// cpu
module cpu(
    input clk,
    input reset,
    output [7:0] imem_addr,
    input [18:0] imem_data,
    output [7:0] dmem_addr,
    output [18:0] dmem_wdata,
    output dmem_we,
    input [18:0] dmem_rdata,
    output rf_we,
    output [2:0] rf_waddr,
    output [18:0] rf_wdata
);
    wire [7:0] ret_mux_pc;
    wire [7:0] pc;
    wire pcwrite;
    wire IF_IDwrite;
    wire hazard;
    wire WB_regwrite;
    pc pc_cpu (
        .clk(clk),
        .reset(reset),
        .pcwrite(pcwrite),
        .next_pc(ret_mux_pc),
        .pc(pc)
    );
    wire [18:0] IF_instruction;
    assign imem_addr = pc;
    assign IF_instruction = imem_data;
    wire [7:0] IF_pc_plus_one;
    assign IF_pc_plus_one = pc + 8'd1;
    wire [7:0] ID_pc_plus_one;
    wire [18:0] ID_instruction;
    wire ID_valid;
    wire branch_signal;
    IF_ID IF_ID_cpu (
        .clk(clk),
        .reset(reset),
        .IF_instruction(IF_instruction),
        .IF_IDwrite(IF_IDwrite),
        .IF_pc_plus_one(IF_pc_plus_one),
        .ID_pc_plus_one(ID_pc_plus_one),
        .ID_instruction(ID_instruction),
        .ID_valid(ID_valid)
    );
    wire ID_branch, ID_regwrite, ID_memtoreg, ID_memread, ID_memwrite, ID_alusrc, ID_aluop;
    wire ID_regdist, ID_branchtype, ID_push, ID_pop, ID_ret, ID_jump;
    control control_cpu(
        .opcode(ID_instruction[18:14]),
  ...
clock: 63.1 ns
lec_check: 0
cap_margin: 25
cell_pad_in_sites_detail_placement: 2
core_aspect_ratio: 0.62
core_margin: 2
core_utilization: 58
cts_cluster_diameter: 58
cts_cluster_size: 56
gpl_routability_driven: 1
max_routing_layer: met5
place_density_lb_addon: 0.17
slew_margin: 30
tns_end_percent: 35
run.sh (not shown) runs the stock make flow with config.mk's settings and CLKGATE_MAP_FILE=.
The first run never finished: it broke off in 3_5_place_dp.
Next try:
==> flow/config.mk (replaced) <==
export PLATFORM = sky130hd
export DESIGN_NAME = cpu
export DESIGN_NICKNAME = cpu
export VERILOG_FILES = /design/flow/design.v
export SDC_FILE = /design/flow/constraint.sdc
export NUM_CORES = 4
export LEC_CHECK = 0
export ABC_AREA = 1
export CAP_MARGIN = 20
export CORE_MARGIN = 2
export CORE_UTILIZATION = 62
export CTS_CLUSTER_SIZE = 96
export SLEW_MARGIN = 20
==> flow/constraint.sdc (replaced) <==
create_clock -name core_clock -period 17.9 [get_ports {clk}]
set_input_delay 3.5800 -clock core_clock [delete_from_list [all_inputs] [get_ports {clk}]]
set_output_delay 3.5800 -clock core_clock [all_outputs]
set_load 0.01 [all_outputs]
Effect: This time the run failed in 5_1_grt; synthesized area drops by a few percent; die area falls by a little under a tenth; synthesized cell count climbs by a few percent.
Next try:
--- a/flow/config.mk
+++ b/flow/config.mk
@@ -11,2 +11,3 @@
-export CORE_UTILIZATION = 62
-export CTS_CLUSTER_SIZE = 96
+export CORE_UTILIZATION = 65
+export CTS_CLUSTER_DIAMETER = 342
+export SETUP_SLACK_MARGIN = -2.0
==> flow/constraint.sdc (replaced) <==
create_clock -name core_clock -period 30.9 [get_ports {clk}]
set_input_delay 6.1800 -clock core_clock [delete_from_list [all_inputs] [get_ports {clk}]]
set_output_delay 6.1800 -clock core_clock [all_outputs]
set_load 0.01 [all_outputs]
Now the flow completed and failed the layout checks on max-capacitance violations, max-slew violations, negative setup slack.
Die area is lower by 4.5%.
Synthesized cell count is unchanged.
Area after synthesis stays the same.
Next try:
--- a/flow/config.mk
+++ b/flow/config.mk
@@ -11,2 +11,4 @@
-export CORE_UTILIZATION = 65
-export CTS_CLUSTER_DIAMETER = 342
+export CORE_UTILIZATION = 72
+export CTS_CLUSTER_DIAMETER = 241
+export CTS_CLUSTER_SIZE = 38
+export HOLD_SLACK_MARGIN = 0.27
@@ -14,0 +17 @@
+export TNS_END_PERCENT = 5
==> flow/constraint.sdc (replaced) <==
create_clock -name core_clock -period 20.6 [get_ports {clk}]
set_input_delay 4.1200 -clock core_clock [delete_from_list [all_inputs] [get_ports {clk}]]
set_output_delay 4.1200 -clock core_clock [all_outputs]
set_load 0.01 [all_outputs]
Now the flow ended with an error in 5_1_grt. Area after synthesis stays the same. Synthesized cell count stays the same. Die size is lower by 9.6%.
Next try:
==> flow/config.mk (replaced) <==
export PLATFORM = sky130hd
export DESIGN_NAME = cpu
export DESIGN_NICKNAME = cpu
export VERILOG_FILES = /design/flow/design.v
export SDC_FILE = /design/flow/constraint.sdc
export NUM_CORES = 4
export LEC_CHECK = 0
export CAP_MARGIN = 20
export CORE_MARGIN = 2
export CORE_UTILIZATION = 40
export SLEW_MARGIN = 20
==> flow/constraint.sdc (replaced) <==
create_clock -name core_clock -period 37.0 [get_ports {clk}]
set_input_delay 7.4000 -clock core_clock [delete_from_list [all_inputs] [get_ports {clk}]]
set_output_delay 7.4000 -clock core_clock [all_outputs]
set_load 0.01 [all_outputs]
=>
- Now the flow passed the timing, DRC and antenna checks
- area after synthesis climbs by 2.4%
- die area climbs by 83%
- synthesized cell count drops by 5.5%

* * *

lane 1:
Starting RTL as in the previous note.
Design cpu, start of the top module:
module cpu(
    input clk,
    input reset,
    output [7:0] imem_addr,
    input [18:0] imem_data,
    output [7:0] dmem_addr,
    output [18:0] dmem_wdata,
    output dmem_we,
    input [18:0] dmem_rdata,
    output rf_we,
    output [2:0] rf_waddr,
    output [18:0] rf_wdata
);
    wire [7:0] ret_mux_pc;
    wire [7:0] pc;
    wire pcwrite;
    wire IF_IDwrite;
    wire hazard;
    wire WB_regwrite;
    pc pc_cpu (
        .clk(clk),
        .reset(reset),
        .pcwrite(pcwrite),
        .next_pc(ret_mux_pc),
        .pc(pc)
    );
    wire [18:0] IF_instruction;
    assign imem_addr = pc;
    assign IF_instruction = imem_data;
    wire [7:0] IF_pc_plus_one;
    assign IF_pc_plus_one = pc + 8'd1;
    wire [7:0] ID_pc_plus_one;
    wire [18:0] ID_instruction;
    wire ID_valid;
    wire branch_signal;
    IF_ID IF_ID_cpu (
        .clk(clk),
        .reset(reset),
        .IF_instruction(IF_instruction),
        .IF_IDwrite(IF_IDwrite),
        .IF_pc_plus_one(IF_pc_plus_one),
        .ID_pc_plus_one(ID_pc_plus_one),
        .ID_instruction(ID_instruction),
        .ID_valid(ID_valid)
    );
    wire ID_branch, ID_regwrite, ID_memtoreg, ID_memread, ID_memwrite, ID_alusrc, ID_aluop;
    wire ID_regdist, ID_branchtype, ID_push, ID_pop, ID_ret, ID_jump;
    control control_cpu(
        .opcode(ID_instruction[18:14]),
        .hazard(hazard | ~ID_valid),
  ...
Settings: LEC_CHECK=0, ABC_AREA=0, CAP_MARGIN=35, CELL_PAD_IN_SITES_DETAIL_PLACEMENT=0, CELL_PAD_IN_SITES_GLOBAL_PLACEMENT=1, CORE_MARGIN=2, CORE_UTILIZATION=57, CTS_CLUSTER_DIAMETER=170, MIN_ROUTING_LAYER=met2, SLEW_MARGIN=25; clock period 22.4 ns.
Lane 1 did not run to completion, as it errored out during 5_1_grt.
Modified inputs, lane 2 compared to lane 1
- CTS_CLUSTER_DIAMETER removed (was 170)
- SETUP_SLACK_MARGIN newly set to -2.0
- CAP_MARGIN changed from 35 to 15
- CELL_PAD_IN_SITES_GLOBAL_PLACEMENT removed (was 1)
- ABC_AREA removed (was 0)
- SLEW_MARGIN changed from 25 to 20
- MIN_ROUTING_LAYER removed (was met2)
- CORE_UTILIZATION changed from 57 to 66
- CELL_PAD_IN_SITES_DETAIL_PLACEMENT removed (was 0)
- the clock period (ns, I/O delays scaled along) changed from 22.4 to 34.5
==> results <==
- Complete run, failing final checks: lane 2, reason setup timing.
- As far as synthesized chip area reported by yosys goes, lane 2 and lane 1 are indistinguishable; the numbers are identical.
- In lane 2, the post-place setup slack came out 11680 ps above the value in lane 1.
- Lane 2 vs lane 1: row count down by a few percent
- Post-cts hold buffer count came out exactly the same in lane 1 and lane 2.
- Total of cells resized after clock tree synthesis for lane 2: 142 down relative to lane 1
- Total cell area at the placement stage, lane 1 and lane 2, higher one = lane 1.
- Lane 1 and lane 2 ended up with nearly the same synthesized instance count.
- Re horizontal die size: lane 1 was higher than lane 2.
- For parity-gate share of the synthesized area counting xor and xnor cells, lane 1 and lane 2 come out practically identical.
- Lane 2 ended up with a lower area enclosed by the die boundary than lane 1 did.
